== v10 ==
Design gift_shop_part1, start of the top module:
module gift_shop_part1(
    input clk, 
    input rst,
    input [31:0] data_in,   
    input valid_in,         
    output ready,       
    output reg finished,
    output reg [63:0] result
);
    localparam LENGTH = 34; 
    localparam HEX_LENGTH = 40;
    reg [1:0] word_cnt;
    reg [79:0] range_buffer;
    reg range_ready;
    wire [HEX_LENGTH-1:0] range_start_in;
    wire [HEX_LENGTH-1:0] range_end_in;
    assign range_start_in = range_buffer[79:40];
    assign range_end_in = range_buffer[39:0];
    assign ready = !rst;  
    reg stage1_valid;
    reg [HEX_LENGTH-1:0] stage1_range_start;
    reg [HEX_LENGTH-1:0] stage1_range_end;
    reg [31:0] stage1_start_len;
    reg [31:0] stage1_end_len;
    reg stage2_valid;
    reg [HEX_LENGTH-1:0] stage2_range_start;
    reg [HEX_LENGTH-1:0] stage2_range_end;
    reg [31:0] stage2_start_len;
    reg stage3_valid;
    reg [39:0] stage3_high_nibbles_start, stage3_high_nibbles_end;
    reg [39:0] stage3_low_nibbles_start,  stage3_low_nibbles_end;
    reg [31:0] stage3_half_len;
    reg stage4_valid;
    reg [31:0] stage4_half_len;
    reg [319:0] stage4_t_fstart, stage4_t_fend;
    reg [319:0] stage4_t_sstart, stage4_t_send;
    reg stage5_valid;
    reg [31:0] stage5_half_len;
    reg [159:0] stage5_L1_fstart, stage5_L1_fend;
    reg [159:0] stage5_L1_sstart, stage5_L1_send;
    reg stage6_valid;
    reg [31:0] stage6_half_len;
    reg [31:0] stage6_f_start, stage6_f_end;
    reg [31:0] stage6_s_start, stage6_s_end;
    reg stage7_valid;
  ...
Size: about 2300 flip-flops, ~190000 sq um of cells after synthesis.
export LEC_CHECK = 0
export CAP_MARGIN = 20
export CORE_MARGIN = 2
export CORE_UTILIZATION = 65
export CTS_CLUSTER_SIZE = 40
export MAX_ROUTING_LAYER = met4
export PLACE_DENSITY = 0.6
export SLEW_MARGIN = 20
create_clock -name core_clock -period 7.85 [get_ports {clk}]
run.sh (not shown) runs the stock make flow with config.mk's settings and CLKGATE_MAP_FILE=.
v10 had finished all stages when the layout checks came back failing, citing setup timing.
The inputs of v14 differ from those of v10 as listed below.
Settings: CTS_CLUSTER_SIZE: 40 -> 24; CAP_MARGIN: 20 -> 5; SETUP_SLACK_MARGIN: unset -> 1.38; HOLD_SLACK_MARGIN: unset -> 0.28; CORE_UTILIZATION: 65 -> 72; MAX_ROUTING_LAYER: met4 -> unset; the clock period (ns, I/O delays scaled along): 7.85 -> 9.05.
Findings:
The final layout from v14, which completed every stage, passed the timing, DRC and antenna checks at the end of the flow. Min global-route usage across v14 and v10: v10. Delta(count of plain and timing-repair buffers, v14 - v10) < 0. Final area in v14 vs v10: down about 1.6%. | share of the clock period used by the worst path after layout | lower: v14 |. Maximum number of pins on one net before global-route repair: v14 > v10.
Input changes introduced in v57 (baseline for comparison: v14):
Settings: CAP_MARGIN now 20, was 5; HOLD_SLACK_MARGIN now 0.29, was 0.28; CTS_CLUSTER_SIZE now 89, was 24; PLACE_DENSITY now 0.35, was 0.6; the clock period (ns, I/O delays scaled along) now 8.58, was 9.05.
Notes after the runs:
- v14 and v57: one clean run, v14; the rest did not finish clean.
- | v57 | all stages done | FAIL | setup timing |
- Reported for v14 and v57, simple-gate share of the synthesized area turned out identical to the last digit.
- Shortest clock period the worst path allows after layout, v14 and v57, lower one = v14.
- Compared with v14, in v57 non-clock inverter total of the final layout held, maximum achievable frequency ~0 delta, area of placed instances now sits higher, count of unique library cells instantiated by Yosys did not really move, die area flat.
- When v57 is set beside v14, its total placed cells including tap cells turns out to be 155 larger.
- Part of the power in the clock network in v57 is 1.2 points lower than in v14
- In the reports for v14 and v57, the larger post-placement worst setup slack belongs to v14.
--- input diff v57..v20 ---
Settings: a change of SLEW_MARGIN from 20 to 40; an added CORE_ASPECT_RATIO of 1.0; a deleted HOLD_SLACK_MARGIN that had been 0.29; a deleted PLACE_DENSITY that had been 0.35; an added PLACE_DENSITY_LB_ADDON of 0.02; a change of SETUP_SLACK_MARGIN from 1.38 to 1.74; a change of CAP_MARGIN from 20 to 5; a change of the clock period (ns, I/O delays scaled along) from 8.58 to 5.92.
[summary]
v20 -> stages 100% | layout checks FAIL | setup timing. Clock power share, v57 and v20: lower on v57. Sequential share of layout area is lower on v20. In v20, number of antenna violations at the first check in global routing is lower than in v57. For number of logic inverters in the finished layout, v20 and v57 come out practically identical. In the tables for v57 and v20, minimum clock period after layout reads higher with v57. Lower layout-stage area growth over the synthesis result was reported by v57, not v20. Core footprint: v57 vs v20 identical. As far as post-synthesis cell count goes, v57 and v20 are indistinguishable; the numbers are identical. NOTE power v57->v20 increased by more than a quarter.

---

gift_shop_part1 again, from the RTL that the note above started with.
clock: 7.43 ns
lec_check: 0
abc_area: 1
cap_margin: 15
core_aspect_ratio: 1.25
core_margin: 2
core_utilization: 40
cts_cluster_size: 12
gpl_routability_driven: 0
gpl_timing_driven: 1
max_routing_layer: met4
slew_margin: 0
The baseline completed and failed the layout checks on negative setup slack.
==> next run, changes <==
Settings changed: CAP_MARGIN 15 to 20, CORE_ASPECT_RATIO 1.25 to default, CORE_UTILIZATION 40 to 18, CTS_CLUSTER_SIZE 12 to default, GPL_ROUTABILITY_DRIVEN 0 to default, MAX_ROUTING_LAYER met4 to met5, PLACE_DENSITY_LB_ADDON from default to 0.22, SETUP_SLACK_MARGIN from default to -0.5, SLEW_MARGIN 0 to 20, TNS_END_PERCENT from default to 45.
Clock period 7.43 ns to 10.6 ns, I/O delays scaled along.
With this change the flow produced a clean layout.
Die area is higher by about 120%.
Synthesized area is unchanged.
Power is lower by about 50%.
Routed wire length is higher by 12%.
Register-to-register slack improved by 1.8 ns.
Cell count is higher by 25%.
Sequential cell count is unchanged.
Via count is lower by 4.6%.
==> next run, changes <==
Settings changed: ABC_AREA 1 to default, CORE_UTILIZATION 18 to 66, CTS_CLUSTER_SIZE from default to 35, GPL_TIMING_DRIVEN 1 to default, MAX_ROUTING_LAYER met5 to met4, PLACE_DENSITY from default to 0.6, PLACE_DENSITY_LB_ADDON 0.22 to default, SETUP_SLACK_MARGIN -0.5 to default, TNS_END_PERCENT 45 to 5.
Clock period 10.6 ns to 7.86 ns, I/O delays scaled along.
Effect:
- Now the flow finished but failed the layout checks on negative setup slack
- routed wire length drops by about 20%
- sequential power climbs by about 35%
- non-clock buffer count climbs by 646
- power climbs by 40%
- combinational power climbs by about 60%
- critical path depth climbs by 9
- register-to-register slack got worse by 2.2 ns
- utilization climbs by 53 points
- final area drops by 5.5%
- fmax climbs by 6.6%
- setup slack got worse by 2.2 ns
==> next run, changes <==
Settings changed: CORE_ASPECT_RATIO from default to 1.25, CORE_UTILIZATION 66 to 40, CTS_CLUSTER_SIZE 35 to 12, GPL_TIMING_DRIVEN from default to 0, PLACE_DENSITY 0.6 to default, TNS_END_PERCENT 5 to default.
Clock period 7.86 ns to 7.43 ns, I/O delays scaled along.
After rerunning:
- The changed run completed, yet does not pass: negative setup slack
- synthesized cell count stays the same
- first-iteration DRC count drops by about 22%
- total power climbs by about 16%

---

gift_shop_part1 again, from the RTL that the note above started with.
Settings: LEC_CHECK=0, CAP_MARGIN=20, CORE_ASPECT_RATIO=1.37, CORE_MARGIN=2, CORE_UTILIZATION=35, CTS_CLUSTER_SIZE=16, MAX_ROUTING_LAYER=met5, MIN_ROUTING_LAYER=met2, PLACE_DENSITY_LB_ADDON=0.1, SETUP_SLACK_MARGIN=1.5, SLEW_MARGIN=35; clock period 5.26 ns.
The starting point finished with negative setup slack left.
Edit:
Settings changed: CORE_ASPECT_RATIO 1.37 to unset, CORE_UTILIZATION 35 to 71, CTS_CLUSTER_SIZE 16 to 24, MAX_ROUTING_LAYER met5 to unset, MIN_ROUTING_LAYER met2 to unset, PLACE_DENSITY set to 0.6, PLACE_DENSITY_LB_ADDON 0.1 to unset, SETUP_SLACK_MARGIN 1.5 to 1.38, SLEW_MARGIN 35 to 20.
Clock period 5.26 ns to 9.05 ns, I/O delays scaled along.
=> Now the flow ran to the end with no violations. Routed wire length is lower by 17%. Critical path depth came out lower by 3. Global-route usage is higher by 4.0 points. Non-clock buffer count fell by 673. Area after synthesis stays the same. Clock-buffer cell count shrinks by 48. Final cell count shrinks by 17%. Sequential cell count does not change. Combinational power fell by 51%.
Edit:
Settings changed: CORE_UTILIZATION 71 to 57, CTS_CLUSTER_SIZE 24 to 35, SETUP_SLACK_MARGIN 1.38 to unset.
Clock period 9.05 ns to 7.86 ns, I/O delays scaled along.
Effect: This time the run completed, yet does not pass: negative setup slack. Non-clock buffer count went up by 381. Worst hold slack gains 0.029 ns. Synthesized cell count does not change. Wire length went up slightly. Total power grows by a quarter to a third. Via count drops slightly. Worst setup slack gets worse by 1.2 ns.

---

== north ==
gift_shop_part1 again, from the RTL that the note above started with.
Settings: LEC_CHECK=0, CAP_MARGIN=20, CORE_ASPECT_RATIO=1.08, CORE_MARGIN=2, CORE_UTILIZATION=72, CTS_CLUSTER_SIZE=50, HOLD_SLACK_MARGIN=0.29, PLACE_DENSITY_LB_ADDON=0.0, SETUP_SLACK_MARGIN=2.78, SLEW_MARGIN=10, TNS_END_PERCENT=65; clock period 9.42 ns.
north completed; timing, DRC and antenna clean
The inputs of south differ from those of north as listed below.
Settings: CTS_CLUSTER_SIZE removed (was 50); CORE_UTILIZATION changed from 72 to 65; CTS_CLUSTER_DIAMETER newly set to 71; HOLD_SLACK_MARGIN removed (was 0.29); PLACE_DENSITY_LB_ADDON changed from 0.0 to 0.04; SLEW_MARGIN changed from 10 to 20; SETUP_SLACK_MARGIN removed (was 2.78); TNS_END_PERCENT changed from 65 to 85; CORE_ASPECT_RATIO removed (was 1.08); the clock period (ns, I/O delays scaled along) changed from 9.42 to 11.9.
Notes after the runs:
south vs north, master of the slowest instance on the critical path: sky130_fd_sc_hd__a31oi_1 vs sky130_fd_sc_hd__fa_1
The run showing the greater number of CTS-inserted buffers is south.
north has a higher power density normalized to cell area than south.
The flop count of north and that of south are within noise of each other.
What east does differently from south at the input level:
Settings: a deleted PLACE_DENSITY_LB_ADDON that had been 0.04; a change of CORE_UTILIZATION from 65 to 71; an added PLACE_DENSITY of 0.6; a change of CAP_MARGIN from 20 to 5; an added SETUP_SLACK_MARGIN of -0.61; a deleted TNS_END_PERCENT that had been 85; a deleted CTS_CLUSTER_DIAMETER that had been 71; an added CTS_CLUSTER_SIZE of 24; a change of the clock period (ns, I/O delays scaled along) from 11.9 to 6.2.
Notes after the runs:
Ran to the end and failed final checks on setup timing: east.
Taking south as the reference point, the tightest slew margin relative to the limit of east rises by 8.2 points.
The higher cell area came out of east.
[east] leakage power rose about 4% relative to south
Re sum of buffers and inverters on the critical path: south was lower than east.
east reports a lower post-route worst setup slack than south does.
Compared to south, east has floorplan die area 8.4% lower.
Going from south to east, the final worst-path cycle share was found to have gone up by 55 points.
> inputs changed (east -> west)
Settings: CAP_MARGIN: 5 -> 20; CORE_UTILIZATION: 71 -> 34; CTS_CLUSTER_SIZE: 24 -> unset; SETUP_SLACK_MARGIN: -0.61 -> unset; the clock period (ns, I/O delays scaled along): 6.2 -> 12.1.
In summary, west completed successfully, with a layout that passed the timing, DRC and antenna checks.
Area growth from synthesis to layout ended up 1.5 points lower on west than on east.
In the metrics for west and east, the one carrying the lower accumulated negative setup slack is east.
Of the two values seen for start point of the critical path, stage12_factor[2] was produced by west and stage12_factor[4] by east.
From east to west the numbers moved as follows: critical path data arrival time rose by 1390 ps; detailed placement HPWL fell by about 5%.
Looking at hold slack, west sits below east.
Across both runs, number of antenna violations at the first check in global routing was higher for west than for east.
Across both runs, well tap count was higher for west than for east.
west ends up with a portion of total power attributed to combinational logic that is 9.7 points lower than in east.
west vs. east: fraction of area in registers went up; buffer count excluding the clock tree in the final layout went down.
The faster design of the two is east; west tops out lower.
#### Input delta (middle over west)
Settings: an added CORE_ASPECT_RATIO of 1.25; an added MAX_ROUTING_LAYER of met4; a change of CORE_UTILIZATION from 34 to 40; a deleted PLACE_DENSITY that had been 0.6; a change of the clock period (ns, I/O delays scaled along) from 12.1 to 7.43.
==> results <==
Final core area utilization (higher): middle. Diff west and middle: count of buffers added by post-CTS timing repair for setup lower in west. Die area | middle < west. [middle] flow finished | final checks: failed | reasons: setup timing. Worst setup slack for register-to-register paths down 3350 ps in middle wrt west. west → middle: hold slack went up 5.4 ps; final period demand of the worst path shrank by 1320 ps; post-synthesis to final-layout area growth went up. Slew at the pin with the worst max-slew slack up 120 ps in middle wrt west. Taking west as the reference, in middle global-route congestion overflow total ~0 delta, sequential fraction of design power down 6.9 points, worst setup slack has decreased.

---

Starting RTL as in the previous note.
make LEC_CHECK=0 CAP_MARGIN=20 CORE_MARGIN=2 CORE_UTILIZATION=72 CTS_CLUSTER_DIAMETER=29 CTS_CLUSTER_SIZE=13 PLACE_DENSITY_LB_ADDON=0.08 SETUP_SLACK_MARGIN=1.38 SLEW_MARGIN=20 finish   # period 8.58 ns
The starting point finished but failed the layout checks on setup timing.
Edit:
--- a/flow/config.mk
+++ b/flow/config.mk
@@ -10,5 +10,2 @@
-export CORE_UTILIZATION = 72
-export CTS_CLUSTER_DIAMETER = 29
-export CTS_CLUSTER_SIZE = 13
-export PLACE_DENSITY_LB_ADDON = 0.08
-export SETUP_SLACK_MARGIN = 1.38
+export CORE_UTILIZATION = 40
+export PLACE_DENSITY = 0.6
==> flow/constraint.sdc (replaced) <==
create_clock -name core_clock -period 5.34 [get_ports {clk}]
set_input_delay 1.0680 -clock core_clock [delete_from_list [all_inputs] [get_ports {clk}]]
set_output_delay 1.0680 -clock core_clock [all_outputs]
set_load 0.01 [all_outputs]
What happened: The changed run finished with setup timing left; design area went up by 0.63%; total power went up by 48%; synthesized area is unchanged; routed wire length went down by 7.3%; sequential power went up by 60%; count of clock-buffer cells in the layout went down by 207; synthesized cell count is unchanged.
Edit:
--- a/flow/config.mk
+++ b/flow/config.mk
@@ -8 +8 @@
-export CAP_MARGIN = 20
+export CAP_MARGIN = 35
@@ -10 +10,2 @@
-export CORE_UTILIZATION = 40
+export CORE_UTILIZATION = 71
+export CTS_CLUSTER_SIZE = 24
@@ -11,0 +13 @@
+export SETUP_SLACK_MARGIN = -0.58
==> flow/constraint.sdc (replaced) <==
create_clock -name core_clock -period 6.07 [get_ports {clk}]
set_input_delay 1.2140 -clock core_clock [delete_from_list [all_inputs] [get_ports {clk}]]
set_output_delay 1.2140 -clock core_clock [all_outputs]
set_load 0.01 [all_outputs]
What happened: The new run reached the layout checks and failed them: setup timing. Cell count decreases by 12%. Worst hold slack is better by 43 ps. Worst setup slack is better by 650 ps. Clock-buffer cell count decreases by 28. Final area decreases by 2.9%. Global-route usage increases by 16 points. Power decreases by 12%. Clock power decreases by 15%. Synthesized area stays the same. Combinational power decreases by 9.7%. Die area decreases by 43%.
Edit:
--- a/flow/config.mk
+++ b/flow/config.mk
@@ -8 +8 @@
-export CAP_MARGIN = 35
+export CAP_MARGIN = 40
@@ -10,4 +10,4 @@
-export CORE_UTILIZATION = 71
-export CTS_CLUSTER_SIZE = 24
-export PLACE_DENSITY = 0.6
-export SETUP_SLACK_MARGIN = -0.58
+export CORE_UTILIZATION = 72
+export CTS_CLUSTER_DIAMETER = 135
+export CTS_CLUSTER_SIZE = 25
+export SETUP_SLACK_MARGIN = 1.17
==> flow/constraint.sdc (replaced) <==
create_clock -name core_clock -period 7.95 [get_ports {clk}]
set_input_delay 1.5900 -clock core_clock [delete_from_list [all_inputs] [get_ports {clk}]]
set_output_delay 1.5900 -clock core_clock [all_outputs]
set_load 0.01 [all_outputs]
Result: The changed run completed and failed the layout checks on setup timing. Final area shrinks by 1.8%. First-iteration DRC count grows by 11%. Flip-flop count stays the same. Cell count shrinks by 1.5%.
Power and IR drop assume default switching activity.
